===== design/flow/run.sh =====
#!/bin/bash
# the make line also repeats each setting of config.mk as NAME=value (left out here)
make -C /OpenROAD-flow-scripts/flow DESIGN_CONFIG=/design/flow/config.mk WORK_HOME=/design/flow/orfs CLKGATE_MAP_FILE= finish

===== design/flow/config.mk =====
export PLATFORM = sky130hd
export DESIGN_NAME = Risc_32_bit
export DESIGN_NICKNAME = Risc_32_bit
export VERILOG_FILES = /design/flow/design.v
export SDC_FILE = /design/flow/constraint.sdc
export NUM_CORES = 4
export LEC_CHECK = 0
export CAP_MARGIN = 20
export CORE_MARGIN = 2
export CORE_UTILIZATION = 62
export CTS_CLUSTER_SIZE = 25
export SETUP_SLACK_MARGIN = -0.31
export SLEW_MARGIN = 20

===== design/flow/constraint.sdc =====
create_clock -name core_clock -period 4.36 [get_ports {clk}]
set_input_delay 0.8720 -clock core_clock [delete_from_list [all_inputs] [get_ports {clk}]]
set_output_delay 0.8720 -clock core_clock [all_outputs]
set_load 0.01 [all_outputs]

===== design/flow/design.v =====
module mux4_1 #(parameter BIT_WIDTH = 32)
(
  input      [1:0]           sel,
  input      [BIT_WIDTH-1:0] in0,
  input      [BIT_WIDTH-1:0] in1,
  input      [BIT_WIDTH-1:0] in2,
  input      [BIT_WIDTH-1:0] in3,
  output reg [BIT_WIDTH-1:0] out 
);
always @(*) begin
  case (sel)
    2'b00: out = in0;
    2'b01: out = in1;
    2'b10: out = in2;
    2'b11: out = in3;
    default : out = 0;
  endcase
end
endmodule
module ALU(
  input  [31:0] a             ,   
  input  [31:0] b             ,   
  input  [3:0]  ALUSel        ,  
  output reg [31:0] alu_result,   
  output zero_flag             
  );
  parameter ALUadd  =  4'b0000;
  parameter ALUsub  =  4'b0001;
  parameter ALUsll  =  4'b0010;
  parameter ALUslt  =  4'b0011;
  parameter ALUsltu =  4'b0100;
  parameter ALUxor  =  4'b0101;
  parameter ALUsrl  =  4'b0110;
  parameter ALUsra  =  4'b0111;
  parameter ALUor   =  4'b1000;
  parameter ALUand  =  4'b1001;
  parameter ALUnop  =  4'b1111;
  assign zero_flag = (alu_result == 32'd0) ? 1'b1: 1'b0;
  always @(*)
    begin 
    case(ALUSel)
      ALUadd : alu_result = a + b;  
      ALUsub : alu_result = a - b;  
      ALUsll : alu_result = a << b[4:0];
      ALUslt : alu_result = $signed(a) < $signed(b);
      ALUsltu: alu_result = a < b;
      ALUxor : alu_result = a ^ b;
      ALUsrl : alu_result = a >> b[4:0];
      ALUsra : alu_result = ({32{a[31]}} << {6'd32 - {1'b0, a[4:0]}}) |
                (a >> b[4:0]);
      ALUor  : alu_result = a | b;
      ALUand : alu_result = a & b;
      ALUnop : alu_result = 0;
      default:alu_result = 0;  
    endcase
  end
endmodule
module Branch_Comparator
(
  input        BrUn    ,
  input  [31:0]ex_DataA,
  input  [31:0]ex_DataB,
  output  reg  BrEq    ,
  output  reg  BrLt     
);
always @(*) begin
  if (BrUn) begin
      BrEq = (ex_DataA == ex_DataB) ? 1'b1 : 1'b0;
      BrLt = (ex_DataA < ex_DataB) ? 1'b1 : 1'b0;
  end
  else begin
      BrEq = ($signed(ex_DataA) == $signed(ex_DataB)) ? 1'b1 : 1'b0;
      BrLt = ($signed(ex_DataA) <  $signed(ex_DataB)) ? 1'b1 : 1'b0;
  end
end
endmodule
module Imm_Gen (
  input     [31:0] inst       ,
  input     [2:0]  ImmSel     ,
  output reg[31:0] imm         
);
  always @(*) begin : proc_imm
    case (ImmSel)
      3'b000: imm = {{20{inst[31]}},inst[31:20]};
      3'b001: imm = {{20{inst[31]}},inst[31:25], inst[11:7]};
      3'b010: imm = {{20{inst[31]}}, inst[7], inst[30:25], inst[11:8], 1'b0};
      3'b011: imm = {{12{inst[31]}}, inst[19:12], inst[20], inst[30:21], 1'b0};
      3'b100: imm = {inst[31:12],12'b0};
      default : imm = 32'b0;
    endcase
  end
endmodule
module Control_Unit(
    input            clk    ,
    input            rst_n  ,
    input            BrEq   ,
    input            BrLT   ,
    input      [6:0] opcode ,
    input      [6:0] funct7 ,
    input      [2:0] funct3 ,
    output reg [2:0] ImmSel ,
    output reg [1:0] PCSel  ,
    output reg       BrUn   ,
    output reg       ASel   ,
    output reg       BSel   ,
    output reg       MemRW  ,
    output reg       RegWEn ,
    output reg [1:0] WBSel  ,
    output reg [3:0] ALUSel  
);
parameter ImmSelI = 3'b000;
parameter ImmSelS = 3'b001;
parameter ImmSelB = 3'b010;
parameter ImmSelJ = 3'b011;
parameter ImmSelU = 3'b100;
parameter ImmSelR = 3'b111;
parameter ALUadd  =  4'b0000;
parameter ALUsub  =  4'b0001;
parameter ALUsll  =  4'b0010;
parameter ALUslt  =  4'b0011;
parameter ALUsltu =  4'b0100;
parameter ALUxor  =  4'b0101;
parameter ALUsrl  =  4'b0110;
parameter ALUsra  =  4'b0111;
parameter ALUor   =  4'b1000;
parameter ALUand  =  4'b1001;
parameter ALUnop  =  4'b1111;
parameter NoP     = 7'b0000000;
parameter R       = 7'b0110011;
parameter addi    = 7'b0010011;
parameter lw      = 7'b0000011;
parameter sw      = 7'b0100011;
parameter SB      = 7'b1100011;
parameter jalr    = 7'b1100111;
parameter jal     = 7'b1101111;
parameter auipc   = 7'b0010111;
always @(*)
begin
    ImmSel      = ImmSelR;
    PCSel       = 0;
    BrUn        = 0;
    ASel        = 0;
    BSel        = 0;
    MemRW       = 0;
    RegWEn      = 0;
    WBSel       = 2'b00;
    ALUSel      = ALUnop;
    case(opcode)
    R:
        case(funct3)
        3'b000:
            case(funct7)
            7'b0000000:  
                begin
                    PCSel       = 0;  
                    ImmSel      = ImmSelR;
                    ASel        = 0;  
                    BSel        = 0;  
                    ALUSel      = ALUadd;
                    MemRW       = 0;  
                    RegWEn      = 1;
                    WBSel       = 2'b01;  
                end
            7'b0100000:  
                begin
                    PCSel       = 0;  
                    ImmSel      = ImmSelR;
                    ASel        = 0;  
                    BSel        = 0;  
                    ALUSel      = ALUsub;
                    MemRW       = 0;  
                    RegWEn      = 1;
                    WBSel       = 2'b01;  
                end
            endcase
        3'b001:  
            begin
                PCSel           = 0;  
                ImmSel          = ImmSelR;
                ASel            = 0;  
                BSel            = 0;  
                ALUSel          = ALUsll;
                MemRW           = 0; 
                RegWEn          = 1;
                WBSel           = 2'b01;  
            end
        3'b010:  
            begin
                PCSel           = 0;  
                ImmSel          = ImmSelR;
                ASel            = 0;  
                BSel            = 0;  
                ALUSel          = ALUslt;
                MemRW           = 0;  
                RegWEn          = 1;
                WBSel           = 2'b01;  
            end
        3'b011:  
            begin
                PCSel           = 0;  
                ImmSel          = ImmSelR;
                ASel            = 0;  
                BSel            = 0;  
                ALUSel          = ALUsltu;
                MemRW           = 0;  
                RegWEn          = 1;
                WBSel           = 2'b01;  
            end
        3'b100:  
            begin
                PCSel           = 0;  
                ImmSel          = ImmSelR;
                ASel            = 0;  
                BSel            = 0;  
                ALUSel          = ALUxor;
                MemRW           = 0;  
                RegWEn          = 1;
                WBSel           = 2'b01;  
            end
        3'b101:
            case(funct7)
            7'b0000000:  
                begin
                    PCSel       = 0;  
                    ImmSel      = ImmSelR;
                    ASel        = 0;  
                    BSel        = 0;  
                    ALUSel      = ALUsrl;
                    MemRW       = 0;  
                    RegWEn      = 1;
                    WBSel       = 2'b01;  
                end
            7'b0100000:  
                begin
                    PCSel       = 0;  
                    ImmSel      = ImmSelR;
                    ASel        = 0;  
                    BSel        = 0;  
                    ALUSel      = ALUsra;
                    MemRW       = 0;  
                    RegWEn      = 1;
                    WBSel       = 2'b01;  
                end
            endcase
        3'b110:  
            begin
                PCSel           = 0;  
                ImmSel          = ImmSelR;
                ASel            = 0;  
                BSel            = 0;  
                ALUSel          = ALUor;
                MemRW           = 0;  
                RegWEn          = 1;
                WBSel           = 2'b01;  
            end
        3'b111:  
            begin
                PCSel           = 0;  
                ImmSel          = ImmSelR;
                ASel            = 0;  
                BSel            = 0;  
                ALUSel          = ALUand;
                MemRW           = 0;  
                RegWEn          = 1;
                WBSel           = 2'b01;  
            end
        endcase
    addi:
        begin
            PCSel               = 0;  
            ImmSel              = ImmSelI;  
            ASel                = 0;  
            BSel                = 1;  
            ALUSel              = ALUadd;
            MemRW               = 0;  
            RegWEn              = 1;
            WBSel               = 2'b01;  
        end
    lw:
        begin
            PCSel               = 0;  
            ImmSel              = ImmSelI;  
            BrUn                = 1'b0;
            ASel                = 0;  
            BSel                = 1;  
            ALUSel              = ALUadd;
            MemRW               = 0;  
            RegWEn              = 1;
            WBSel               = 2'b00;  
            end
    sw:
        begin
            PCSel               = 0;  
            ImmSel              = ImmSelS;  
            BrUn                = 1'b0;
            ASel                = 0;  
            BSel                = 1;  
            ALUSel              = ALUadd;
            MemRW               = 1;  
            RegWEn              = 0;
            WBSel               = 2'b00;
            end
    SB:
        case(funct3)
        3'b000:  
            begin
                PCSel           = (BrEq) ? 1 : 0;  
                ImmSel          = ImmSelB;  
                ASel            = 1;  
                BSel            = 1;  
                ALUSel          = ALUadd;
                MemRW           = 0;  
                RegWEn          = 0;
                WBSel           = 2'b00;
            end
        3'b001:  
            begin
                PCSel           = (BrLT) ? 0 : 1;  
                ImmSel          = ImmSelB;  
                ASel            = 1;  
                BSel            = 1;  
                ALUSel          = ALUadd;
                MemRW           = 0;  
                RegWEn          = 0;
                WBSel           = 2'b00;
            end
        3'b100:  
            begin
                PCSel           = (BrLT) ? 1 : 0;  
                ImmSel          = ImmSelB;  
                BrUn            = 0;
                ASel            = 1;  
                BSel            = 1;  
                ALUSel          = ALUadd;
                MemRW           = 0; 
                RegWEn          = 0;
                WBSel           = 2'b00;
            end
        3'b101:  
            begin
                PCSel           = (BrLT) ? 1 : 0;  
                ImmSel          = ImmSelB;  
                BrUn            = 1;
                ASel            = 1;  
                BSel            = 1;  
                ALUSel          = ALUadd;
                MemRW           = 0;  
                RegWEn          = 0;
                WBSel           = 2'b00;
            end
        endcase
    jalr:
        begin
            PCSel               = 2;  
            ImmSel              = ImmSelI;  
            ASel                = 0;  
            BSel                = 1;  
            ALUSel              = ALUadd;
            MemRW               = 0;  
            RegWEn              = 1;
            WBSel               = 2'b10;  
        end
    jal:
        begin
            PCSel               = 2;  
            ImmSel              = ImmSelJ;  
            ASel                = 1;  
            BSel                = 1;  
            ALUSel              = ALUadd;
            MemRW               = 0;  
            RegWEn              = 1;
            WBSel               = 2'b10;  
        end
    auipc:
        begin
            PCSel               = 0;  
            ImmSel              = ImmSelU;  
            BrUn                = 1'b0;
            ASel                = 1;  
            BSel                = 1;  
            ALUSel              = ALUadd;
            MemRW               = 0;  
            RegWEn              = 1;
            WBSel               = 2'b01;  
        end
    default: ALUSel             = ALUnop;
    endcase
end
endmodule
module Forwarding_Unit(
      input  wire [4:0]  ex_rs1     ,
      input  wire [4:0]  ex_rs2     ,
      input  wire [4:0]  mem_rd     ,
      input  wire [4:0]  wb_rd      ,
      input              mem_RegWEn ,
      input              wb_RegWEn  ,
      input              mem_MemRW  ,
      output reg  [1:0]  ForwardASel,
      output reg  [1:0]  ForwardBSel 
  );
always @(*)
  begin
    if ((mem_RegWEn == 1)&&(mem_MemRW == 1)&&(mem_rd!=5'b00000)&&(mem_rd==ex_rs1))
      begin
        ForwardASel = 2'b10;
      end
    else
      begin
        ForwardASel = 2'b00;
      end
    if ((mem_RegWEn == 1)&&(mem_MemRW == 1)&&(mem_rd!= 5'b00000)&&(mem_rd==ex_rs2))
      begin
        ForwardBSel = 2'b10;
      end
    else
      begin
        ForwardBSel = 2'b00;
      end
    if ((wb_RegWEn == 1)&&(mem_MemRW == 0)&&(wb_rd!= 5'b00000)&&(wb_rd==ex_rs1))
      begin
        ForwardASel = 2'b01;
      end
    else
      begin
        ForwardASel = 2'b00;
      end
    if ((wb_RegWEn == 1)&&(mem_MemRW == 0)&&(wb_rd!= 5'b00000)&&(wb_rd==ex_rs2))
      begin
        ForwardBSel = 2'b01;
      end
    else
      begin
        ForwardBSel = 2'b00;
      end
  end
endmodule
module Hazard_Detection_Unit(
      input              clk            ,
      input              rst_n          ,
      input  wire[4:0]   id_rs1         ,
      input  wire[4:0]   id_rs2         ,
      input  wire[4:0]   ex_rd          ,
      input      [6:0]   opcode         ,
      input              ex_MemRW       ,
      output reg         PCWrite        ,
      output             Reg_IF_ID_Data  
);
parameter NoP     = 7'b0000000;
parameter R       = 7'b0110011;
parameter addi    = 7'b0010011;
parameter lw      = 7'b0000011;
parameter sw      = 7'b0100011;
parameter SB      = 7'b1100011;
parameter jalr    = 7'b1100111;
parameter jal     = 7'b1101111;
parameter auipc   = 7'b0010111;
  reg [1:0] cnt0    ;
  reg [1:0] cnt1    ;
  wire      cnt_en0 ;
  reg       cnt_en1 ;
  wire      PCWrite0;
  wire      PCWrite1;
  assign cnt_en0 = ((opcode == SB) || (opcode == jalr)) ? 1 : 0;
  assign PCWrite0= ((cnt0 == 1) || (cnt0 == 2)) ? 0 : 1;
  assign PCWrite1= (cnt1 == 1) ? 0 : 1;
  assign Reg_IF_ID_Data = ((cnt0 == 1) || (cnt0 == 2)) ? 0 : 1;
  always @(posedge clk or negedge rst_n) begin
    if(~rst_n) begin
      cnt0 <= 0;
    end else begin
      if (cnt_en0) begin
        if (cnt0 < 2) begin
          cnt0 <= cnt0 +1;
        end else cnt0 <= 0;
      end 
      else cnt0 <= 0;
    end
  end
  always @(posedge clk or negedge rst_n) begin
    if(~rst_n) begin
      cnt1 <= 0;
    end else begin
      if (cnt_en1) begin
        if (cnt1 < 1) begin
          cnt1 <= cnt1 +1;
        end else cnt1 <= 0;
      end 
      else cnt1 <= 0;
    end
  end
  always @(*) begin
    if((ex_MemRW == 0) && (ex_rd == id_rs1) && (ex_rd != 0)) begin
      cnt_en1          = 1;
    end
    else begin
      cnt_en1          = 0;
    end
    if((ex_MemRW == 0) && (ex_rd == id_rs2) && (ex_rd != 0)) begin
      cnt_en1          = 1;
    end
    else begin
      cnt_en1          = 0;
    end
  end
  always @(*) begin : proc_PCWrite
    if ((opcode == SB) || (opcode == jalr)) begin
      PCWrite = PCWrite0;
    end 
    else PCWrite = PCWrite1;
  end
endmodule
module Register_Array (
    input  wire               clk    ,
    input  wire               rst_n  ,
    input  wire               RegWEn ,
    input  wire [4:0]         AddrD  ,
    input  wire [31:0]        DataD  ,
    input  wire [4:0]         AddrA  ,
    output reg  [31:0]        DataA  ,
    input  wire [4:0]         AddrB  ,
    output reg  [31:0]        DataB   
);
    reg[31:0]  regs[0:31];
    always @ (posedge clk) begin
        if (!rst_n) begin
            regs[0]  <=0;
            regs [1] <=0;
            regs [2] <=0;
            regs [3] <=0;
            regs [4] <=0;
            regs [5] <=0;
            regs [6] <=0;
            regs [7] <=0;
            regs [8] <=0;
            regs [9] <=0;
            regs [10]<=0;
            regs [11]<=0;
            regs [12]<=0;
            regs [13]<=0;
            regs [14]<=0;
            regs [15]<=0;
            regs [16]<=0;
            regs [17]<=0;
            regs [18]<=0;
            regs [19]<=0;
            regs [20]<=0;
            regs [21]<=0;
            regs [22]<=0;
            regs [23]<=0;
            regs [24]<=0;
            regs [25]<=0;
            regs [26]<=0;
            regs [27]<=0;
            regs [28]<=0;
            regs [29]<=0;
            regs [30]<=0;
            regs [31]<=0;
        end
        else begin
            if (RegWEn && AddrD != 0) begin
                regs[AddrD] <= DataD;
            end
        end
    end
    always @ (*) begin
        if (!rst_n || AddrA == 0) begin
            DataA <= 0;
        end else if (!RegWEn && AddrA == AddrD) begin
            DataA <= DataD;
        end else begin
            DataA <= regs[AddrA];
        end
    end
    always @ (*) begin
        if (!rst_n || AddrB == 0) begin
            DataB <= 0;
        end else if (!RegWEn && AddrB == AddrD) begin
            DataB <= DataD;
        end else begin
            DataB <= regs[AddrB];
        end
    end
endmodule
module Reg_IF_ID (
  input  wire        clk    ,
  input  wire        rst_n  ,
  input  wire [31:0] if_pc  ,
  input  wire [31:0] if_inst,
  output reg  [31:0] id_pc  ,
  output reg  [31:0] id_inst 
);
  always @ (posedge clk or negedge rst_n) begin
    if (!rst_n) begin
      id_pc   <= 0;
      id_inst <= 0;
    end else begin
      id_pc   <= if_pc;
      id_inst <= if_inst;
    end
  end
endmodule  
module Reg_ID_EX (
  input  wire        clk        ,
  input  wire        rst_n      ,
  input  wire [31:0] id_inst    ,
  input  wire [31:0] id_pc      ,
  input  wire [31:0] id_DataA   ,
  input  wire [31:0] id_DataB   ,
  input  wire [4:0]  id_rd      ,
  input  wire [4:0]  id_rs1     ,
  input  wire [4:0]  id_rs2     ,
  input       [2:0]  id_ImmSel  ,
  input       [1:0]  id_PCSel   ,
  input              id_BrUn    ,
  input              id_ASel    ,
  input              id_BSel    ,
  input              id_MemRW   ,
  input              id_RegWEn  ,
  input       [1:0]  id_WBSel   ,
  input       [3:0]  id_ALUSel  ,
  input       [31:0] id_imm     ,
  output reg  [31:0] ex_inst    ,
  output reg  [31:0] ex_DataA   ,
  output reg  [31:0] ex_DataB   ,
  output reg  [31:0] ex_pc      ,
  output reg  [4:0]  ex_rd      ,
  output reg  [4:0]  ex_rs1     ,
  output reg  [4:0]  ex_rs2     ,
  output reg  [2:0]  ex_ImmSel  ,
  output reg  [31:0] ex_imm     ,
  output reg  [1:0]  ex_PCSel   ,
  output reg         ex_BrUn    ,
  output reg         ex_ASel    ,
  output reg         ex_BSel    ,
  output reg         ex_MemRW   ,
  output reg         ex_RegWEn  ,
  output reg  [1:0]  ex_WBSel   ,
  output reg  [3:0]  ex_ALUSel   
);
  always @ (posedge clk) begin
    if (!rst_n) begin
      ex_imm   <= 0;
      ex_inst  <= 0;
      ex_pc    <= 0;
      ex_DataA <= 0;
      ex_DataB <= 0;
      ex_PCSel <= 0;
      ex_BrUn  <= 0;
      ex_ASel  <= 0;
      ex_BSel  <= 0;
      ex_MemRW <= 0;
      ex_RegWEn<= 0;
      ex_rd    <= 0;
      ex_rs1   <= 0;
      ex_rs2   <= 0;
      ex_ALUSel<= 0;
      ex_ImmSel<= 0;
      ex_WBSel <= 0;
    end else if (1) begin
      ex_imm   <= id_imm   ;
      ex_inst  <= id_inst  ;
      ex_pc    <= id_pc    ;
      ex_DataA <= id_DataA ;
      ex_DataB <= id_DataB ;
      ex_PCSel <= id_PCSel ;
      ex_BrUn  <= id_BrUn  ;
      ex_ASel  <= id_ASel  ;
      ex_BSel  <= id_BSel  ;
      ex_MemRW <= id_MemRW ;
      ex_RegWEn<= id_RegWEn;
      ex_rd    <= id_rd    ;
      ex_rs1   <= id_rs1   ;
      ex_rs2   <= id_rs2   ;
      ex_ALUSel<= id_ALUSel;
      ex_ImmSel<= id_ImmSel;
      ex_WBSel <= id_WBSel ;
    end
  end
endmodule  
module Reg_EX_MEM (
  input  wire        clk        ,
  input  wire        rst_n      ,
  input  wire        ex_MemRW   ,
  input  wire        ex_RegWEn  ,
  input  wire [4:0]  ex_rd      ,
  input  wire [31:0] ex_pc      ,
  input  wire [31:0] ex_imm     ,
  input  wire [31:0] ex_DataB   ,
  input  wire [31:0] ex_ALU_out ,
  input  wire [1:0]  ex_WBSel   ,
  input  wire [4:0]  ex_rs2     ,
  output reg         mem_RegWEn ,
  output reg         mem_MemRW  ,
  output reg  [1:0]  mem_WBSel  ,
  output reg  [31:0] mem_imm    ,
  output reg  [4:0]  mem_rd     ,
  output reg  [4:0]  mem_rs2    ,
  output reg  [31:0] mem_ALU_out,
  output reg  [31:0] mem_DataB  ,
  output reg  [31:0] mem_pc      
);
  always @ (posedge clk) begin
    if (!rst_n) begin
      mem_RegWEn   <= 0;
      mem_pc       <= 0;
      mem_ALU_out  <= 0;
      mem_DataB    <= 0;
      mem_imm      <= 0;
      mem_MemRW    <= 0;
      mem_rd       <= 0;
      mem_WBSel    <= 0;
      mem_rs2      <= 0;
    end else if (1) begin
      mem_RegWEn   <= ex_RegWEn ;
      mem_pc       <= ex_pc     ;
      mem_ALU_out  <= ex_ALU_out;
      mem_DataB    <= ex_DataB  ;
      mem_imm      <= ex_imm    ;
      mem_MemRW    <= ex_MemRW  ;
      mem_rd       <= ex_rd     ;
      mem_WBSel    <= ex_WBSel  ;
      mem_rs2      <= ex_rs2    ;
    end
  end
endmodule  
module Reg_MEM_WB (
  input  wire        clk        ,
  input  wire        rst_n      ,
  input  wire        mem_RegWEn ,
  input  wire [4:0]  mem_rd     ,
  input  wire [31:0] mem_pc     ,
  input  wire [31:0] mem_imm    ,
  input  wire [31:0] mem_DataB  ,
  input  wire [31:0] mem_ALU_out,
  input  wire [31:0] mem_WBData ,
  output reg         wb_RegWEn  ,
  output reg  [31:0] wb_WBData  ,
  output reg  [4:0]  wb_rd      , 
  output reg  [31:0] wb_ALU_out , 
  output reg  [31:0] wb_DataB   , 
  output reg  [31:0] wb_pc      ,
  output reg  [31:0] wb_imm     
);
  always @ (posedge clk) begin
    if (!rst_n) begin
      wb_WBData   <= 0;
      wb_RegWEn   <= 0;
      wb_pc       <= 0;
      wb_ALU_out  <= 0;
      wb_DataB    <= 0;
      wb_imm      <= 0;
      wb_rd       <= 0;
    end
    else begin
      wb_WBData   <= mem_WBData ;
      wb_RegWEn   <= mem_RegWEn ;
      wb_pc       <= mem_pc     ;
      wb_ALU_out  <= mem_ALU_out;
      wb_DataB    <= mem_DataB  ;
      wb_imm      <= mem_imm    ;
      wb_rd       <= mem_rd     ;
    end
  end
endmodule  
module Reg_PC(
  input         clk             ,
  input         rst_n           ,
  input  [31:0] ALU_out         ,
  input  [31:0] jump_pc         ,
  input         PCWrite         , 
  input  [1:0]  PCSel           , 
  output [31:0] pc_next           
  );
  reg [31:0] pc_curr;
  wire[31:0] pc_plus_1;
  assign pc_plus_1 = pc_curr + 32'h0001;
  assign pc_next = PCWrite ? pc_curr : 0; 
  always @(posedge clk or negedge rst_n) begin : proc_pc
    if(~rst_n) begin
      pc_curr <= 0;
    end else begin
      if (PCWrite == 0) begin
        pc_curr <=  pc_curr;
      end
      else begin
        if (PCSel == 1) begin
          pc_curr <= ALU_out;
        end
        else begin
          if (PCSel == 0) begin
            pc_curr <= pc_plus_1;
          end
          else pc_curr <= jump_pc;
        end
      end
    end
  end
endmodule
module State_IF (
  input        clk         ,   
  input        rst_n       ,   
  input [31:0] ex_ALU_out  ,
  input        PCWrite     ,
  input [31:0] jump_pc     ,
  input [1:0]  PCSel       ,
  input [31:0] imem_rdata  ,
  output[31:0] instruction ,
  output[31:0] pc           
);
  wire [31:0] pc_next;
  assign pc = pc_next;
  Reg_PC Reg_PC_i
  (
  .clk         (clk        ),
  .rst_n       (rst_n      ),
  .ALU_out     (ex_ALU_out ),
  .jump_pc     (jump_pc    ),
  .PCWrite     (PCWrite    ),
  .PCSel       (PCSel      ),
  .pc_next     (pc_next    ) 
  );
  assign instruction = imem_rdata;
endmodule
module Execute_Unit(
  input        clk        ,
  input        rst_n      ,
  input        id_BrUn    ,
  input        id_ASel    ,
  input        id_BSel    ,
  input [31:0] ex_pc      ,
  input [31:0] mem_ALU_out,
  input [1:0]  ForwardASel, 
  input [1:0]  ForwardBSel, 
  input [31:0] ex_DataA   ,
  input [31:0] ex_DataB   ,
  input [31:0] imm        ,
  input [31:0] wb_WBData  ,
  input [3:0]  ex_ALUSel      ,
  output[31:0] ex_ALU_out     ,
  output       ex_BrEq        ,
  output       ex_BrLT        ,
  output[31:0] ex_ForwardDataB 
);
  wire [31:0] ALU_DataA   ;
  wire [31:0] ALU_DataB   ;
  wire [31:0] ForwardDataA;
  wire [31:0] ForwardDataB;
  wire zero_flag;
  assign ex_ForwardDataB = ForwardDataB;
  assign ALU_DataA = id_ASel ? ex_pc : ForwardDataA;
  assign ALU_DataB = id_BSel ? imm   : ForwardDataB;
  mux4_1 ForwardA_mux
  (
  .sel(ForwardASel ),
  .in0(ex_DataA    ),
  .in1(wb_WBData   ),
  .in2(mem_ALU_out ),
  .in3(32'd0       ),
  .out(ForwardDataA) 
  );
  mux4_1 ForwardB_mux
  (
  .sel(ForwardBSel ),
  .in0(ex_DataB    ),
  .in1(wb_WBData   ),
  .in2(mem_ALU_out ),
  .in3(32'd0       ),
  .out(ForwardDataB) 
  );
  Branch_Comparator Branch_Comparator_i
  (
  .BrUn       (id_BrUn    ),
  .ex_DataA   (ex_DataA   ),
  .ex_DataB   (ex_DataB   ),
  .BrEq       (ex_BrEq    ),
  .BrLt       (ex_BrLT    ) 
  );
  ALU ALU_Unit
  (
  .a          (ALU_DataA   ),
  .b          (ALU_DataB   ),
  .ALUSel     (ex_ALUSel   ),
  .alu_result (ex_ALU_out  ),
  .zero_flag  (zero_flag   ) 
  );
endmodule
module Risc_32_bit
(
  input         clk       ,
  input         rst_n     ,
  output [31:0] imem_addr ,
  input  [31:0] imem_rdata,
  output [31:0] dmem_addr ,
  output [31:0] dmem_wdata,
  output        dmem_we   ,
  input  [31:0] dmem_rdata
);
  parameter ImmSelI = 3'b000;
  parameter ImmSelS = 3'b001;
  parameter ImmSelB = 3'b010;
  parameter ImmSelJ = 3'b011;
  parameter ImmSelU = 3'b100;
  parameter ImmSelR = 3'b111;
  wire [31:0] if_inst;
  wire [31:0] if_pc  ;
  wire [31:0] id_pc    ;
  wire [6:0]  id_opcode;
  wire [31:0] id_inst  ;
  wire [4:0]  id_rd    ;
  wire [4:0]  id_rs1   ;
  wire [4:0]  id_rs2   ;
  wire [2:0]  id_funct3;
  wire [6:0]  id_funct7;
  wire [2:0]  id_ImmSel;
  wire [31:0] id_imm   ;
  wire [1:0]  id_PCSel ;
  wire        id_BrUn  ;
  wire        id_ASel  ;
  wire        id_BSel  ;
  wire        id_MemRW ;
  wire        id_RegWEn;
  wire [1:0]  id_WBSel ;
  wire [3:0]  id_ALUSel;
  wire [31:0] id_DataA ;
  wire [31:0] id_DataB ;
  wire [31:0] id_jump_pc;
  wire [31:0] ex_imm         ;
  wire        ex_we          ;
  wire [31:0] ex_DataA       ;
  wire [31:0] ex_DataB       ;
  wire [31:0] ex_pc          ;
  wire [4:0]  ex_rd          ;
  wire [4:0]  ex_rs1         ;
  wire [4:0]  ex_rs2         ;
  wire [2:0]  ex_ImmSel      ;
  wire        ex_BrEq        ;
  wire        ex_BrLT        ;
  wire [1:0]  ex_PCSel       ;
  wire        ex_BrUn        ;
  wire        ex_ASel        ;
  wire        ex_BSel        ;
  wire        ex_MemRW       ;
  wire        ex_RegWEn      ;
  wire [1:0]  ex_WBSel       ;
  wire [3:0]  ex_ALUSel      ;
  wire [31:0] ex_inst        ;
  wire [31:0] ex_ALU_out     ;
  wire [31:0] ex_ForwardDataB;
  wire        mem_RegWEn ;
  wire        mem_MemRW  ;
  wire [4:0]  mem_rd     ;
  wire [31:0] mem_imm    ;
  wire [31:0] mem_ALU_out;
  wire [31:0] mem_DataB  ;
  wire [31:0] mem_pc     ;
  wire [31:0] mem_WBData ;
  wire [1:0]  mem_WBSel  ;
  wire [4:0]  mem_rs2    ;
  wire        wb_RegWEn  ;
  wire [4:0]  wb_rd      ;
  wire [31:0] wb_ALU_out ;
  wire [31:0] wb_DataB   ;
  wire [31:0] wb_pc      ;
  wire [31:0] wb_WBData  ;
  wire [31:0] wb_imm     ;
  wire        PCWrite    ;
  wire        Reg_IF_ID_Data  ;
  wire [1:0]  ForwardASel;
  wire [1:0]  ForwardBSel;
  State_IF State_IF_if
  (
  .clk        (clk         ),
  .rst_n      (rst_n       ),
  .ex_ALU_out (ex_ALU_out  ),
  .PCWrite    (PCWrite     ),
  .jump_pc    (id_jump_pc  ),
  .PCSel      (id_PCSel    ),
  .imem_rdata (imem_rdata  ),
  .instruction(if_inst     ),
  .pc         (if_pc       ) 
  );
  assign imem_addr = if_pc;
  Reg_IF_ID Reg_IF_ID_i
  (
  .clk    (clk    ),
  .rst_n  (rst_n  ),
  .if_pc  (if_pc  ),
  .if_inst(if_inst),
  .id_pc  (id_pc  ),
  .id_inst(id_inst) 
  );
  assign id_opcode = id_inst[6:0];
  assign id_rd     = ((id_ImmSel != ImmSelS) || (id_ImmSel != ImmSelB)) ? id_inst[11:7] : 0;
  assign id_rs1    = ((id_ImmSel != ImmSelJ) || (id_ImmSel != ImmSelU)) ? id_inst[19:15]: 0;
  assign id_rs2    = ((id_ImmSel == ImmSelR) || (id_ImmSel == ImmSelB) || (id_ImmSel== ImmSelS)) ? id_inst[24:20] : 0; 
  assign id_funct3 = id_inst[14:12];
  assign id_funct7 = id_inst[31:25];
  assign id_jump_pc= (id_ImmSel == ImmSelB) ? (id_pc + id_imm) : 0;
  Control_Unit Control_Unit_i
  (
   .clk        (clk        ),
   .rst_n      (rst_n      ),
   .funct7     (id_funct7  ),
   .funct3     (id_funct3  ),
   .BrEq       (ex_BrEq    ),
   .BrLT       (ex_BrLT    ),
   .ImmSel     (id_ImmSel  ),
   .opcode     (id_opcode  ),
   .PCSel      (id_PCSel   ),
   .BrUn       (id_BrUn    ),
   .ASel       (id_ASel    ),
   .BSel       (id_BSel    ),
   .RegWEn     (id_RegWEn  ),
   .MemRW      (id_MemRW   ),
   .WBSel      (id_WBSel   ),
   .ALUSel     (id_ALUSel  ) 
  );
  Register_Array Register_Array_i
  (
  .clk          (clk       ),
  .rst_n        (rst_n     ),
  .RegWEn       (wb_RegWEn ),
  .AddrD        (wb_rd     ),
  .DataD        (wb_WBData ),
  .AddrA        (id_rs1    ),
  .AddrB        (id_rs2    ),
  .DataA        (id_DataA  ),
  .DataB        (id_DataB  ) 
  );
  Imm_Gen ImmGen_i
  (
  .inst       (id_inst    ),
  .ImmSel     (id_ImmSel  ),
  .imm        (id_imm     ) 
  );
  Reg_ID_EX Reg_ID_EX
  (
  .clk      (clk      ),
  .rst_n    (rst_n    ),
  .id_inst  (id_inst  ),
  .id_pc    (id_pc    ),
  .id_DataA (id_DataA ),
  .id_DataB (id_DataB ),
  .id_rd    (id_rd    ),
  .id_rs1   (id_rs1   ),
  .id_rs2   (id_rs2   ),
  .id_imm   (id_imm   ),
  .id_ImmSel(id_ImmSel),
  .id_PCSel (id_PCSel ),
  .id_BrUn  (id_BrUn  ),
  .id_ASel  (id_ASel  ),
  .id_BSel  (id_BSel  ),
  .id_MemRW (id_MemRW ),
  .id_RegWEn(id_RegWEn),
  .id_WBSel (id_WBSel ),
  .id_ALUSel(id_ALUSel),
  .ex_inst  (ex_inst  ),
  .ex_DataA (ex_DataA ),
  .ex_DataB (ex_DataB ),
  .ex_pc    (ex_pc    ),
  .ex_rd    (ex_rd    ),
  .ex_rs1   (ex_rs1   ),
  .ex_rs2   (ex_rs2   ),
  .ex_imm   (ex_imm   ),
  .ex_ImmSel(ex_ImmSel),
  .ex_PCSel (ex_PCSel ),
  .ex_BrUn  (ex_BrUn  ),
  .ex_ASel  (ex_ASel  ),
  .ex_BSel  (ex_BSel  ),
  .ex_MemRW (ex_MemRW ),
  .ex_RegWEn(ex_RegWEn),
  .ex_WBSel (ex_WBSel ),
  .ex_ALUSel(ex_ALUSel) 
  );
  Execute_Unit Execute_Unit_i
  (
  .clk            (clk            ),
  .rst_n          (rst_n          ),
  .id_BrUn        (ex_BrUn        ),
  .id_ASel        (ex_ASel        ),
  .id_BSel        (ex_BSel        ),
  .ex_pc          (ex_pc          ),
  .mem_ALU_out    (mem_ALU_out    ),
  .ForwardASel    (ForwardASel    ),
  .ForwardBSel    (ForwardBSel    ),
  .ex_DataA       (ex_DataA       ),
  .ex_DataB       (ex_DataB       ),
  .imm            (ex_imm         ),
  .wb_WBData      (wb_WBData      ),
  .ex_ALUSel      (ex_ALUSel      ),
  .ex_ALU_out     (ex_ALU_out     ),
  .ex_ForwardDataB(ex_ForwardDataB),
  .ex_BrEq        (ex_BrEq        ),
  .ex_BrLT        (ex_BrLT        ) 
  );
  Reg_EX_MEM Reg_EX_MEM
  (
  .clk        (clk        ),
  .rst_n      (rst_n      ),
  .ex_RegWEn  (ex_RegWEn  ),
  .ex_imm     (ex_imm     ),
  .ex_MemRW   (ex_MemRW   ),
  .ex_rd      (ex_rd      ),
  .ex_rs2     (ex_rs2     ),
  .ex_pc      (ex_pc      ),
  .ex_DataB   (ex_DataB   ),
  .ex_ALU_out (ex_ALU_out ),
  .ex_WBSel   (ex_WBSel   ),
  .mem_imm    (mem_imm    ),
  .mem_RegWEn (mem_RegWEn ),
  .mem_MemRW  (mem_MemRW  ),
  .mem_rd     (mem_rd     ),
  .mem_rs2    (mem_rs2    ),
  .mem_ALU_out(mem_ALU_out),
  .mem_DataB  (mem_DataB  ),
  .mem_pc     (mem_pc     ),
  .mem_WBSel  (mem_WBSel  ) 
  );
  wire [31:0] DataB_out;
  assign dmem_addr  = mem_ALU_out;
  assign dmem_wdata = ex_ForwardDataB;
  assign dmem_we    = mem_MemRW;
  assign DataB_out  = (mem_MemRW == 0) ? dmem_rdata : 32'd0;
  Reg_MEM_WB Reg_MEM_WB_i
  (
  .clk        (clk        ),
  .rst_n      (rst_n      ),
  .mem_RegWEn (mem_RegWEn ),
  .mem_rd     (mem_rd     ),
  .mem_pc     (mem_pc     ),
  .mem_imm    (mem_imm    ),
  .mem_WBData (mem_WBData ),
  .mem_DataB  (DataB_out  ),  
  .mem_ALU_out(mem_ALU_out),
  .wb_imm     (wb_imm     ),
  .wb_RegWEn  (wb_RegWEn  ),
  .wb_rd      (wb_rd      ),
  .wb_ALU_out (wb_ALU_out ),
  .wb_DataB   (wb_DataB   ),
  .wb_WBData  (wb_WBData  ),
  .wb_pc      (wb_pc      ) 
  );
  wire [31:0] mem_pc_plus_1 = mem_pc + 32'h0001;
  mux4_1 WBMux_i
  (
  .sel(mem_WBSel    ),
  .in0(DataB_out    ),
  .in1(mem_ALU_out  ),
  .in2(mem_pc_plus_1),
  .in3(32'd0        ),
  .out(mem_WBData    ) 
  );
  Hazard_Detection_Unit Hazard_Detection_Unit_i
  (
  .clk            (clk           ),
  .rst_n          (rst_n         ),
  .opcode         (id_opcode     ),
  .id_rs1         (id_rs1        ),
  .id_rs2         (id_rs2        ),
  .ex_rd          (ex_rd         ),
  .ex_MemRW       (ex_MemRW      ),
  .PCWrite        (PCWrite       ),
  .Reg_IF_ID_Data (Reg_IF_ID_Data) 
  );
  Forwarding_Unit Forwarding_Unit_i
  (
  .ex_rs1     (ex_rs1     ),
  .ex_rs2     (ex_rs2     ),
  .mem_rd     (mem_rd     ),
  .wb_rd      (wb_rd      ),
  .mem_RegWEn (mem_RegWEn ),
  .wb_RegWEn  (wb_RegWEn  ),
  .mem_MemRW  (mem_MemRW  ),
  .ForwardASel(ForwardASel),
  .ForwardBSel(ForwardBSel) 
  );
endmodule

==> results of run 1 <==
-- timing repair --
action | CTS | global route
endpoints found under the hold margin | 0 | 0
gates resized | 249 | 141
gates cloned | 1 | 1
setup endpoints to repair | 60 | 60
pin swaps | 109 | 102
hold buffers | 0 | 0
setup buffers | 45 | 52
-- routing by layer --
layer	track usage	vias to the layer above	share of wire	wire (um)
met1	0.5890	32731	0.31	103100
li1	-	27525	-	-
met2	0.7724	6806	0.43	146400
met3	0.1678	2176	0.15	50020
met4	0.4383	10	0.11	37080
met5	0.004070	-	0.00037	126
-- cell type report --
| cell class | count | area (sq um) |
|---|---|---|
| Multi-Input combinational cell | 4867 | 39190 |
| Sequential cell | 1395 | 38700 |
| Clock buffer | 189 | 4043 |
| Timing Repair Buffer | 1104 | 9570 |
| Antenna cell | 14 | 35.03 |
| Clock inverter | 84 | 1052 |
| Tap cell | 1650 | 2064 |
| Inverter | 181 | 689.4 |
| Fill cell | 8025 | 30380 |
-- stage by stage --
stage,setup TNS [ns],instance area [sq um]
floorplan,-51.77,78910
global placement,-53.16,87780
finish,-43.50,95350
detailed placement,-53.73,87800
global route,-49.55,95330
CTS,-35.72,94410
==> Table 3: Implementation characteristics, run 1 <==
Characteristics after synthesis and place and route

Parameter                              Value

Timing
  Smallest hold slack .................. 0.3719 ns
  Transition time of the tightest slew-check pin .................. 1.143 ns
  Count of final max-slew check failures .................. 0
  Post-route fraction of the period consumed by the critical path .................. 1.241
  Highest Clock Rate .................. 184.8 MHz
  # setup viols final .................. 87
  Worst Clk Skew .................. 0.05984 ns
  Tmin final .................. 5.412 ns
  Final Hold Vio Count .................. 0
  Unrepaired setup endpoints after global routing .................. yes
  Slew Limit Headroom .................. 0.2356
  Setup ws final .................. -1.052 ns

Power and ir drop
  IR Drop Worst-Case VDD .................. 0.0004718 V
  Leakage .................. 37.09 nW
  Net switching fraction of the power .................. 0.2961
  Power density of the placed cells .................. 378.3 mW/mm^2
  Overall power of the completed layout .................. 0.03607 W
  Seq pwr .................. 0.0153 W
  NetSw .................. 0.01068 W
  Clock Power .................. 0.0133 W
  Main power group .................. sequential cells
  Portion of total power attributed to sequential cells .................. 0.423
  Comb pwr .................. 0.00749 W
  Clock network fraction of design power .................. 0.369
  Internal .................. 0.02539 W
  Logic pwr share .................. 0.208

Synthesis
  Most common library cells after synthesis .................. sky130_fd_sc_hd__and2_1 (1105), sky130_fd_sc_hd__edfxtp_1 (1024), sky130_fd_sc_hd__nand2_1 (605)
  Number of cells produced by synthesis .................. 7082
  Logic family by area .................. simple AND/OR/NAND/NOR gates
  Commonest register cell after synthesis .................. sky130_fd_sc_hd__edfxtp_1
  Library cell occupying the most area in the post-synthesis netlist .................. sky130_fd_sc_hd__edfxtp_1
  Cells in synth_stat.txt .................. 7082
  Number of distinct library cells after synthesis .................. 98
  Post-synthesis share of cell area spent on full adders, half adders and majority gates .................. 0.02201
  Area share of the largest cell type after synthesis .................. 0.3914
  Yosys reg bits .................. 1395
  Area fraction in mux cells .................. 0.1452
  YS chip area .................. 0.07857 sq mm
  Simple Share, Synth .................. 0.1785
  Summed instance area of the synthesized netlist .................. 0.07857 sq mm
  Top cell type by instance count after synthesis .................. sky130_fd_sc_hd__and2_1
  Per-instance average area after synthesis .................. 11.09 sq um
  Share of synthesized area occupied by flip-flops and latches .................. 0.4923
  Cell area leaders .................. sky130_fd_sc_hd__edfxtp_1 (39%), sky130_fd_sc_hd__mux4_2 (9.3%), sky130_fd_sc_hd__and2_1 (8.8%), sky130_fd_sc_hd__dfxtp_1 (6.9%), sky130_fd_sc_hd__dfrtp_1 (3.2%)
  EDFF count, synth .................. 1024
  Share of the synthesized netlist area taken by xor and xnor gates .................. 0.007134
  Post-synth ARST share .................. 0.07168
  Compound-Gate Fraction of Synth Area .................. 0.1135
  Syn. warnings .................. 13

Routing
  First drt pass iteration count .................. 12
  Final routed wire length divided by cell count .................. 35.51 um
  Via count .................. 69248
  Number of design-rule violations left by the first detailed-router iteration .................. 11162
  Remaining routing DRC violations .................. 0
  Total length of routed wires .................. 336800 um
  Routed via count divided by cell count .................. 7.302
  DRT antenna net count .................. 0

Clock tree
  H-tree level count .................. 4
  Clock-pin slew on the worst setup and hold paths .................. 0.06 ns
  Clock tree from TritonCTS .................. yes
  Master cell of the clock root buffer .................. sky130_fd_sc_hd__clkbuf_16
  Clk Latency, worst-skew pair .................. 0.83 ns
  CTS buffer count .................. 147
  Number of sinks handled by clock tree synthesis .................. 1395
  Clock Tree Buf Depth .................. 3

Critical path
  Most frequent cell on the critical path .................. sky130_fd_sc_hd__o31a_1
  Max FO, Critical Path .................. 3
  Beginning of the worst register-to-register path .................. Reg_MEM_WB_i.wb_rd[4]
  WS Path Type .................. reg -> reg
  Number of buffer and inverter instances along the worst setup path .................. 1
  CP max stage cell .................. sky130_fd_sc_hd__or4_4
  Slack of the worst reg-to-reg path .................. -1.05 ns
  Stages on the worst setup path .................. 18
  Endpoint class of the critical path .................. register
  Last element of the critical path .................. State_IF_if.Reg_PC_i.pc_curr[29]
  Path depth of the worst reg2reg path .................. 18
  Worst EP arrival .................. 6.08 ns
  Maximum cell stage delay along the critical path .................. 0.53 ns
  Data required time of the critical path .................. 5.03 ns
  Reg-to-Reg End .................. State_IF_if.Reg_PC_i.pc_curr[29]
  Cell family with the largest share of critical-path delay .................. simple AND/OR/NAND/NOR gates
  Crit-path cells .................. or3_4 -> o311a_4 -> nand2_8 -> mux2_2 -> mux2_4 -> ha_4 -> or4_4 -> nor4_4 -> nand2_1 -> o31a_1 -> o211ai_1 -> buf_4 -> a311oi_2 -> o31a_1 -> o31ai_2 -> mux2i_1 -> or4_1 -> a21o_1
  Type of element launching the critical path .................. register
  First element of the critical path .................. Reg_MEM_WB_i.wb_rd[4]

Global route
  Number of global-route vias before repair .................. 68779
  Wire length of the first global-routing pass .................. 477700 um
  Congestion Overflow GR .................. 0
  Maximum number of pins on one net before global-route repair .................. 77
  Number of antenna violations at the first check in global routing .................. 14
  Total global routing track utilization .................. 0.5113

Die
  IO Pins .................. 163
  Die footprint .................. 0.1296 sq mm
  Standard cell core area .................. 0.1257 sq mm
  Total number of placement rows .................. 130
  Die extent in x .................. 360.0 um
  Chip height .................. 360.0 um
  Core Density at Floorplan .................. 0.6249

Final layout
  P&R area growth vs syn .................. 21.36%
  Number of standard cells in the final layout excluding fillers .................. 9484
  Core Util, Final .................. 0.7584
  Final layout net count .................. 7899

Place
  Weighted congestion reported at the end of routability-driven placement .................. 1.106
  Worst slack at placement .................. -1.451 ns
  Final HPWL from detailed placement .................. 223900 um
  Number of buffers added on ports .................. 162
  Cell Count Post-Placement .................. 9143

Flow run
  OpenROAD warning count .................. 98
  Number of max-cap violations .................. 0

Run status
  Layout check faults ............. negative setup slack
  Result of the run .................. failed layout checks

Min path
  HP Class .................. in -> async
==> run 2: changes to the inputs <==
CELL_PAD_IN_SITES_DETAIL_PLACEMENT = 2   (was unset)
CORE_ASPECT_RATIO = 1.98   (was unset)
CORE_UTILIZATION = 43   (was 62)
CTS_CLUSTER_SIZE = 91   (was 25)
GPL_ROUTABILITY_DRIVEN = 1   (was unset)
GPL_TIMING_DRIVEN = 1   (was unset)
HOLD_SLACK_MARGIN = 0.15   (was unset)
MAX_ROUTING_LAYER = met5   (was unset)
MIN_ROUTING_LAYER = met2   (was unset)
PLACE_DENSITY_LB_ADDON = 0.07   (was unset)
SETUP_SLACK_MARGIN = 4.16   (was -0.31)
SLEW_MARGIN = 0   (was 20)
clock period = 14.1 ns   (was 4.36 ns; I/O delays follow)
==> run 2 against run 1 <==
Net effect:
- the flow now stops in 5_1_grt
- synthesized cell count unchanged
- die area up 44%
- synthesized area unchanged
==> Table 3: Implementation characteristics, run 2 <==
Physical implementation characteristics

Parameter                              Value

Run status
  Result of the run .................. stopped before the end
  Stage where the flow stopped .................. 5_1_grt
  First error .................. [ERROR GRT-0232] Routing congestion too high. Check the congestion heatmap in the GUI.

Synthesis
  Share of the synthesized netlist area taken by xor and xnor gates .................. 0.007134
  Compound-Gate Fraction of Synth Area .................. 0.1135
  Post-synthesis share of cell area spent on full adders, half adders and majority gates .................. 0.02201
  Library cell occupying the most area in the post-synthesis netlist .................. sky130_fd_sc_hd__edfxtp_1
  Logic family by area .................. simple AND/OR/NAND/NOR gates
  Simple Share, Synth .................. 0.1785
  Area share of the largest cell type after synthesis .................. 0.3914
  Most common library cells after synthesis .................. sky130_fd_sc_hd__and2_1 (1105), sky130_fd_sc_hd__edfxtp_1 (1024), sky130_fd_sc_hd__nand2_1 (605)
  Share of synthesized area occupied by flip-flops and latches .................. 0.4923
  Post-synth ARST share .................. 0.07168
  Per-instance average area after synthesis .................. 11.09 sq um
  Cell area leaders .................. sky130_fd_sc_hd__edfxtp_1 (39%), sky130_fd_sc_hd__mux4_2 (9.3%), sky130_fd_sc_hd__and2_1 (8.8%), sky130_fd_sc_hd__dfxtp_1 (6.9%), sky130_fd_sc_hd__dfrtp_1 (3.2%)
  Area fraction in mux cells .................. 0.1452
  YS chip area .................. 0.07857 sq mm
  Top cell type by instance count after synthesis .................. sky130_fd_sc_hd__and2_1
  Commonest register cell after synthesis .................. sky130_fd_sc_hd__edfxtp_1
  Cells in synth_stat.txt .................. 7082
  Number of cells produced by synthesis .................. 7082
  Syn. warnings .................. 13
  Yosys reg bits .................. 1395
  Summed instance area of the synthesized netlist .................. 0.07857 sq mm
  EDFF count, synth .................. 1024
  Number of distinct library cells after synthesis .................. 98

Global route
  Total global routing track utilization .................. 0.8897
  Congestion Overflow GR .................. 1216

Die
  Total number of placement rows .................. 220
  Die footprint .................. 0.1864 sq mm
  IO Pins .................. 163
  Die extent in x .................. 307.8 um
  Standard cell core area .................. 0.1814 sq mm
  Chip height .................. 605.5 um
  Core Density at Floorplan .................. 0.4331

Clock tree
  Post-CTS Setup Inserts .................. 0
  CTS hold repair buffers .................. 0
  Clock Tree Buf Depth .................. 4
  H-tree level count .................. 4
  Master cell of the clock root buffer .................. sky130_fd_sc_hd__clkbuf_16
  Number of sinks handled by clock tree synthesis .................. 1395
  Cells resized by post-CTS repair .................. 0
  CTS buffer count .................. 142

Place
  Number of buffers added on ports .................. 162
  Worst slack at placement .................. 5.215 ns
  Final HPWL from detailed placement .................. 314800 um
  Weighted congestion reported at the end of routability-driven placement .................. 1.237
  Cell area after placement .................. 0.08346 sq mm
## run 2: stage by stage
step	hold slack, ns	utilization	std cells
3_3_place_gp	0.4145	0.4600	9186
2_1_floorplan	0.4047	-	7113
4_1_cts	0.4587	0.4849	9432
3_5_place_dp	0.4368	0.4601	9188
## run 2: layer usage
layer	GRT overflow	GRT usage
met5	147	0.6616
met4	265	0.8315
met3	501	0.8940
met2	303	0.9363
met1	-	-
==> run 3: changes to the inputs <==
ABC_AREA = 0   (was unset)
CELL_PAD_IN_SITES_DETAIL_PLACEMENT = 0   (was 2)
CORE_ASPECT_RATIO = 0.74   (was 1.98)
CORE_MARGIN = 7   (was 2)
CORE_UTILIZATION = 65   (was 43)
CTS_CLUSTER_DIAMETER = 81   (was unset)
CTS_CLUSTER_SIZE = 86   (was 91)
GPL_ROUTABILITY_DRIVEN = unset   (was 1)
GPL_TIMING_DRIVEN = unset   (was 1)
HOLD_SLACK_MARGIN = unset   (was 0.15)
MAX_ROUTING_LAYER = unset   (was met5)
MIN_ROUTING_LAYER = unset   (was met2)
PLACE_DENSITY_LB_ADDON = unset   (was 0.07)
SETUP_SLACK_MARGIN = 1.17   (was 4.16)
SLEW_MARGIN = 20   (was 0)
clock period = 3.37 ns   (was 14.1 ns; I/O delays follow)
==> run 3 against run 2 <==
Net effect:
- synthesized area unchanged
- synthesized cell count unchanged
- the run again fails in 5_1_grt
- die area down 30%
==> Table 3: Implementation characteristics, run 3 <==
Physical implementation characteristics

Parameter                              Value

Synthesis
  Share of the synthesized netlist area taken by xor and xnor gates .................. 0.007134
  Summed instance area of the synthesized netlist .................. 0.07857 sq mm
  Commonest register cell after synthesis .................. sky130_fd_sc_hd__edfxtp_1
  Compound-Gate Fraction of Synth Area .................. 0.1135
  Per-instance average area after synthesis .................. 11.09 sq um
  Top cell type by instance count after synthesis .................. sky130_fd_sc_hd__and2_1
  YS chip area .................. 0.07857 sq mm
  Cell area leaders .................. sky130_fd_sc_hd__edfxtp_1 (39%), sky130_fd_sc_hd__mux4_2 (9.3%), sky130_fd_sc_hd__and2_1 (8.8%), sky130_fd_sc_hd__dfxtp_1 (6.9%), sky130_fd_sc_hd__dfrtp_1 (3.2%)
  Post-synth ARST share .................. 0.07168
  Syn. warnings .................. 13
  Post-synthesis share of cell area spent on full adders, half adders and majority gates .................. 0.02201
  Yosys reg bits .................. 1395
  Share of synthesized area occupied by flip-flops and latches .................. 0.4923
  Most common library cells after synthesis .................. sky130_fd_sc_hd__and2_1 (1105), sky130_fd_sc_hd__edfxtp_1 (1024), sky130_fd_sc_hd__nand2_1 (605)
  Library cell occupying the most area in the post-synthesis netlist .................. sky130_fd_sc_hd__edfxtp_1
  Area fraction in mux cells .................. 0.1452
  Area share of the largest cell type after synthesis .................. 0.3914
  Logic family by area .................. simple AND/OR/NAND/NOR gates
  Simple Share, Synth .................. 0.1785
  Number of cells produced by synthesis .................. 7082
  Cells in synth_stat.txt .................. 7082
  EDFF count, synth .................. 1024
  Number of distinct library cells after synthesis .................. 98

Place
  Cell Count Post-Placement .................. 9421
  Cell area after placement .................. 0.09124 sq mm
  Final HPWL from detailed placement .................. 257100 um
  Number of buffers added on ports .................. 162
  Weighted congestion reported at the end of routability-driven placement .................. 1.171

Clock tree
  H-tree level count .................. 2
  Master cell of the clock root buffer .................. sky130_fd_sc_hd__clkbuf_16
  CTS buffer count .................. 46
  Number of sinks handled by clock tree synthesis .................. 1395
  Clock Tree Buf Depth .................. 3

Die
  IO Pins .................. 163
  Standard cell core area .................. 0.1196 sq mm
  Total number of placement rows .................. 109
  Die footprint .................. 0.1309 sq mm
  Die extent in x .................. 418.2 um
  Chip height .................. 313.1 um
  Core Density at Floorplan .................. 0.6569

Global route
  Congestion Overflow GR .................. 105
  Total global routing track utilization .................. 0.7364

Run status
  Stage where the flow stopped .................. 5_1_grt
  Result of the run .................. stopped before the end
  First error .................. [ERROR GRT-0232] Routing congestion too high. Check the congestion heatmap in the GUI.
[run 3: routing by layer]
metal | global-route usage | overflow
met5 | 0.4405 | 0
met4 | 0.6368 | 55
met3 | 0.6630 | 3
met2 | 0.8367 | 39
met1 | 0.7666 | 8
[run 3: timing repair]
action                                  CTS
gates resized                           902
hold buffers                              0
setup endpoints to repair              1542
cloned                                   19
pin swaps                               183
setup buffers                           155
endpoints found under the hold margin     0
[run 3: per-stage QoR]
| stage | hold slack (ns) | setup slack (ns) | TNS [ns] |
|---|---|---|---|
| after global placement | 0.4177 | -2.431 | -110.25 |
| after floorplan | 0.3784 | -1.925 | -580.53 |
| after detailed placement | 0.4292 | -2.462 | -115.40 |
| after CTS | 0.009395 | -1.925 | -104.80 |
==> run 4: changes to the inputs <==
ABC_AREA = unset   (was 0)
CELL_PAD_IN_SITES_DETAIL_PLACEMENT = unset   (was 0)
CORE_ASPECT_RATIO = unset   (was 0.74)
CORE_MARGIN = 2   (was 7)
CORE_UTILIZATION = 66   (was 65)
CTS_CLUSTER_DIAMETER = unset   (was 81)
CTS_CLUSTER_SIZE = 57   (was 86)
SETUP_SLACK_MARGIN = unset   (was 1.17)
clock period = 4.76 ns   (was 3.37 ns; I/O delays follow)
==> run 4 against run 3 <==
Net effect:
- the flow again stops in 5_1_grt
- synthesized area unchanged
- synthesized cell count unchanged
- die area down 7.0%
==> Table 3: Implementation characteristics, run 4 <==
Physical implementation characteristics

Parameter                              Value

Clock tree
  Clock Tree Buf Depth .................. 3
  Number of sinks handled by clock tree synthesis .................. 1395
  H-tree level count .................. 4
  CTS buffer count .................. 142
  Master cell of the clock root buffer .................. sky130_fd_sc_hd__clkbuf_16

Synthesis
  Logic family by area .................. simple AND/OR/NAND/NOR gates
  Cells in synth_stat.txt .................. 7082
  Area share of the largest cell type after synthesis .................. 0.3914
  Share of synthesized area occupied by flip-flops and latches .................. 0.4923
  Post-synthesis share of cell area spent on full adders, half adders and majority gates .................. 0.02201
  Number of distinct library cells after synthesis .................. 98
  Compound-Gate Fraction of Synth Area .................. 0.1135
  Share of the synthesized netlist area taken by xor and xnor gates .................. 0.007134
  YS chip area .................. 0.07857 sq mm
  Library cell occupying the most area in the post-synthesis netlist .................. sky130_fd_sc_hd__edfxtp_1
  Area fraction in mux cells .................. 0.1452
  Yosys reg bits .................. 1395
  Most common library cells after synthesis .................. sky130_fd_sc_hd__and2_1 (1105), sky130_fd_sc_hd__edfxtp_1 (1024), sky130_fd_sc_hd__nand2_1 (605)
  EDFF count, synth .................. 1024
  Per-instance average area after synthesis .................. 11.09 sq um
  Syn. warnings .................. 13
  Post-synth ARST share .................. 0.07168
  Top cell type by instance count after synthesis .................. sky130_fd_sc_hd__and2_1
  Cell area leaders .................. sky130_fd_sc_hd__edfxtp_1 (39%), sky130_fd_sc_hd__mux4_2 (9.3%), sky130_fd_sc_hd__and2_1 (8.8%), sky130_fd_sc_hd__dfxtp_1 (6.9%), sky130_fd_sc_hd__dfrtp_1 (3.2%)
  Summed instance area of the synthesized netlist .................. 0.07857 sq mm
  Simple Share, Synth .................. 0.1785
  Number of cells produced by synthesis .................. 7082
  Commonest register cell after synthesis .................. sky130_fd_sc_hd__edfxtp_1

Die
  Core Density at Floorplan .................. 0.6654
  IO Pins .................. 163
  Standard cell core area .................. 0.1181 sq mm
  Chip height .................. 349.0 um
  Die extent in x .................. 349.0 um
  Total number of placement rows .................. 126
  Die footprint .................. 0.1218 sq mm

Place
  Number of buffers added on ports .................. 162
  Worst slack at placement .................. -0.9861 ns
  Final HPWL from detailed placement .................. 224900 um
  Weighted congestion reported at the end of routability-driven placement .................. 1.143

Run status
  Result of the run .................. stopped before the end
  Stage where the flow stopped .................. 5_1_grt
run 4: stage by stage:
step / instances / cell area [sq um] / setup TNS, ns / total power [W]
after floorplan: 7113 / 78910 / -3.455 / 0.01703
after global placement: 8921 / 86850 / -23.86 / 0.02001
after detailed placement: 8921 / 86850 / -27.35 / 0.02011
after CTS: 9226 / 92980 / -9.980 / 0.03204
run 4: what timing repair did:
action                                  4_1_cts
gates resized                               195
pin swaps                                    88
gates cloned                                  1
setup buffers                                44
hold buffers                                  1
endpoints found under the setup margin       56
hold endpoints to repair                      2
==> run 5: changes to the inputs <==
CAP_MARGIN = 25   (was 20)
CORE_UTILIZATION = 40   (was 66)
CTS_CLUSTER_SIZE = unset   (was 57)
GPL_ROUTABILITY_DRIVEN = 0   (was unset)
clock period = 8.5 ns   (was 4.76 ns; I/O delays follow)
==> run 5 against run 4 <==
Net effect:
- now clean on timing, DRC and antenna
- synthesized cell count is the same
- die area up 64%
- synthesized area did not move
==> Table 3: Implementation characteristics, run 5 <==
Characteristics after synthesis and place and route

Parameter                              Value

Final layout
  Final layout net count .................. 7162
  Core Util, Final .................. 0.4532
  P&R area growth vs syn .................. 12.49%
  Number of fill cells in the layout .................. 17849
  Multi-input combinational cell area .................. 0.03738 sq mm
  Number of standard cells in the final layout excluding fillers .................. 9711
  Non-Filler Cell Area, Final .................. 0.08838 sq mm
  Combined flip-flop and latch cell area .................. 0.03872 sq mm

Power and ir drop
  Seq pwr .................. 0.00784 W
  Logic pwr share .................. 0.165
  Comb pwr .................. 0.00289 W
  IR Drop Worst-Case VDD .................. 0.0002207 V
  Leakage .................. 32.76 nW
  Clock Power .................. 0.00676 W
  Clock network fraction of design power .................. 0.387
  Main power group .................. sequential cells
  Net switching fraction of the power .................. 0.2945
  Portion of total power attributed to sequential cells .................. 0.448
  Internal .................. 0.01234 W
  Power density of the placed cells .................. 198.0 mW/mm^2
  NetSw .................. 0.005153 W

Synthesis
  Share of synthesized area occupied by flip-flops and latches .................. 0.4923
  Library cell occupying the most area in the post-synthesis netlist .................. sky130_fd_sc_hd__edfxtp_1
  Most common library cells after synthesis .................. sky130_fd_sc_hd__and2_1 (1105), sky130_fd_sc_hd__edfxtp_1 (1024), sky130_fd_sc_hd__nand2_1 (605)
  Post-synth ARST share .................. 0.07168
  Yosys reg bits .................. 1395
  Cells in synth_stat.txt .................. 7082
  Number of cells produced by synthesis .................. 7082
  Logic family by area .................. simple AND/OR/NAND/NOR gates
  Commonest register cell after synthesis .................. sky130_fd_sc_hd__edfxtp_1
  Number of distinct library cells after synthesis .................. 98
  Syn. warnings .................. 13
  Simple Share, Synth .................. 0.1785
  YS chip area .................. 0.07857 sq mm
  Area fraction in mux cells .................. 0.1452
  Share of the synthesized netlist area taken by xor and xnor gates .................. 0.007134
  Cell area leaders .................. sky130_fd_sc_hd__edfxtp_1 (39%), sky130_fd_sc_hd__mux4_2 (9.3%), sky130_fd_sc_hd__and2_1 (8.8%), sky130_fd_sc_hd__dfxtp_1 (6.9%), sky130_fd_sc_hd__dfrtp_1 (3.2%)
  Per-instance average area after synthesis .................. 11.09 sq um
  EDFF count, synth .................. 1024
  Summed instance area of the synthesized netlist .................. 0.07857 sq mm
  Post-synthesis share of cell area spent on full adders, half adders and majority gates .................. 0.02201
  Top cell type by instance count after synthesis .................. sky130_fd_sc_hd__and2_1
  Area share of the largest cell type after synthesis .................. 0.3914
  Compound-Gate Fraction of Synth Area .................. 0.1135

Clock tree
  Clock Tree Buf Depth .................. 3
  Master cell of the clock root buffer .................. sky130_fd_sc_hd__clkbuf_16
  Number of sinks handled by clock tree synthesis .................. 1395
  CTS buffer count .................. 158
  Cells resized by post-CTS repair .................. 0
  Post-CTS Setup Inserts .................. 0
  CTS hold repair buffers .................. 0
  Clock-pin slew on the worst setup and hold paths .................. 0.06 ns
  H-tree level count .................. 4
  Clk Latency, worst-skew pair .................. 0.84 ns
  Clock tree from TritonCTS .................. yes

Min path
  Cells on Worst Hold Path .................. 1
  HP Class .................. reg -> reg
  End point of the most critical hold path .................. Reg_EX_MEM.mem_RegWEn
  Source of the worst hold timing path .................. Reg_ID_EX.ex_RegWEn

Flow run
  Number of max-cap violations .................. 0
  OpenROAD warning count .................. 100

Routing
  Final routed wire length divided by cell count .................. 33.05 um
  Total length of routed wires .................. 320900 um
  Number of design-rule violations left by the first detailed-router iteration .................. 10003
  Remaining routing DRC violations .................. 0
  Routed via count divided by cell count .................. 6.482
  First drt pass iteration count .................. 7
  DRT antenna net count .................. 0
  Via count .................. 62944

Timing
  Count of final max-slew check failures .................. 0
  Post-route fraction of the period consumed by the critical path .................. 0.9161
  Setup ws final .................. 0.7131 ns
  Transition time of the tightest slew-check pin .................. 1.191 ns
  Unrepaired setup endpoints after global routing .................. no
  Slew Limit Headroom .................. 0.2008
  Highest Clock Rate .................. 128.4 MHz
  Final Hold Vio Count .................. 0
  Worst Clk Skew .................. 0.05429 ns
  # setup viols final .................. 0
  Tmin final .................. 7.787 ns
  Setup TNS after final layout .................. 0 ns

Die
  Core Density at Floorplan .................. 0.4029
  Chip height .................. 447.2 um
  IO Pins .................. 163
  Die footprint .................. 0.2000 sq mm
  Total number of placement rows .................. 162
  Standard cell core area .................. 0.1950 sq mm
  Die extent in x .................. 447.2 um

Critical path
  Slack of the worst reg-to-reg path .................. 0.71 ns
  Endpoint class of the critical path .................. register
  Stages on the worst setup path .................. 17
  Worst EP arrival .................. 8.49 ns
  Data required time of the critical path .................. 9.20 ns
  Crit-path cells .................. or3_1 -> o311a_1 -> nand2_2 -> buf_4 -> a221oi_1 -> ha_1 -> or4_1 -> nor4_1 -> nand2_1 -> o31a_1 -> o211ai_1 -> a311oi_1 -> o31a_1 -> o31ai_1 -> mux2i_1 -> or4_1 -> a21o_1
  Number of buffer and inverter instances along the worst setup path .................. 1
  Beginning of the worst register-to-register path .................. Reg_MEM_WB_i.wb_rd[3]
  Cell family with the largest share of critical-path delay .................. AND-OR/OR-AND gates
  Maximum cell stage delay along the critical path .................. 0.83 ns
  CP max stage cell .................. sky130_fd_sc_hd__or3_1
  Max FO, Critical Path .................. 15
  Type of element launching the critical path .................. register
  Last element of the critical path .................. State_IF_if.Reg_PC_i.pc_curr[29]
  First element of the critical path .................. Reg_MEM_WB_i.wb_rd[3]
  Reg-to-Reg End .................. State_IF_if.Reg_PC_i.pc_curr[29]
  Path depth of the worst reg2reg path .................. 17
  WS Path Type .................. reg -> reg

Global route
  Wire length of the first global-routing pass .................. 451200 um
  Number of global-route vias before repair .................. 60927
  Maximum number of pins on one net before global-route repair .................. 134
  Total global routing track utilization .................. 0.3148
  Number of antenna violations at the first check in global routing .................. 28
  Congestion Overflow GR .................. 0

Place
  Worst slack at placement .................. 0.9591 ns
  Cell Count Post-Placement .................. 9417
  Number of buffers added on ports .................. 162
  Final HPWL from detailed placement .................. 200500 um
  Cell area after placement .................. 0.08330 sq mm

Run status
  Result of the run .................. complete, no violations
-- run 5: final cells by class --
| cell class | instances | area share |
|---|---|---|
| Sequential cell | 1395 | 0.4382 |
| Multi-Input combinational cell | 4866 | 0.4230 |
| Clock buffer | 210 | 0.04859 |
| Tap cell | 2624 | 0.03715 |
| Timing Repair Buffer | 357 | 0.03696 |
| Clock inverter | 72 | 0.008169 |
| Inverter | 181 | 0.007829 |
| Antenna cell | 6 | 0.0001699 |
-- run 5: metrics by stage --
| step | hold slack, ns | total power (W) |
|---|---|---|
| 3_5_place_dp | 0.4206 | 0.01073 |
| 3_3_place_gp | 0.4156 | 0.01070 |
| 4_1_cts | 0.4350 | 0.01739 |
| 5_1_grt | 0.4418 | 0.01791 |
| 6_report | 0.4339 | 0.01749 |
| 2_1_floorplan | 0.4047 | 0.009511 |
-- run 5: layer usage --
| layer | up-vias | share of wire | track usage | routed length, um |
|---|---|---|---|---|
| li1 | 26039 | - | - | - |
| met1 | 31143 | 0.36 | 0.3916 | 115500 |
| met2 | 4550 | 0.44 | 0.4779 | 141500 |
| met3 | 1186 | 0.12 | 0.08607 | 38260 |
| met4 | 26 | 0.079 | 0.2120 | 25480 |
| met5 | - | 0.00062 | 0.001709 | 200 |
Power is estimated from default activity; no workload was simulated.
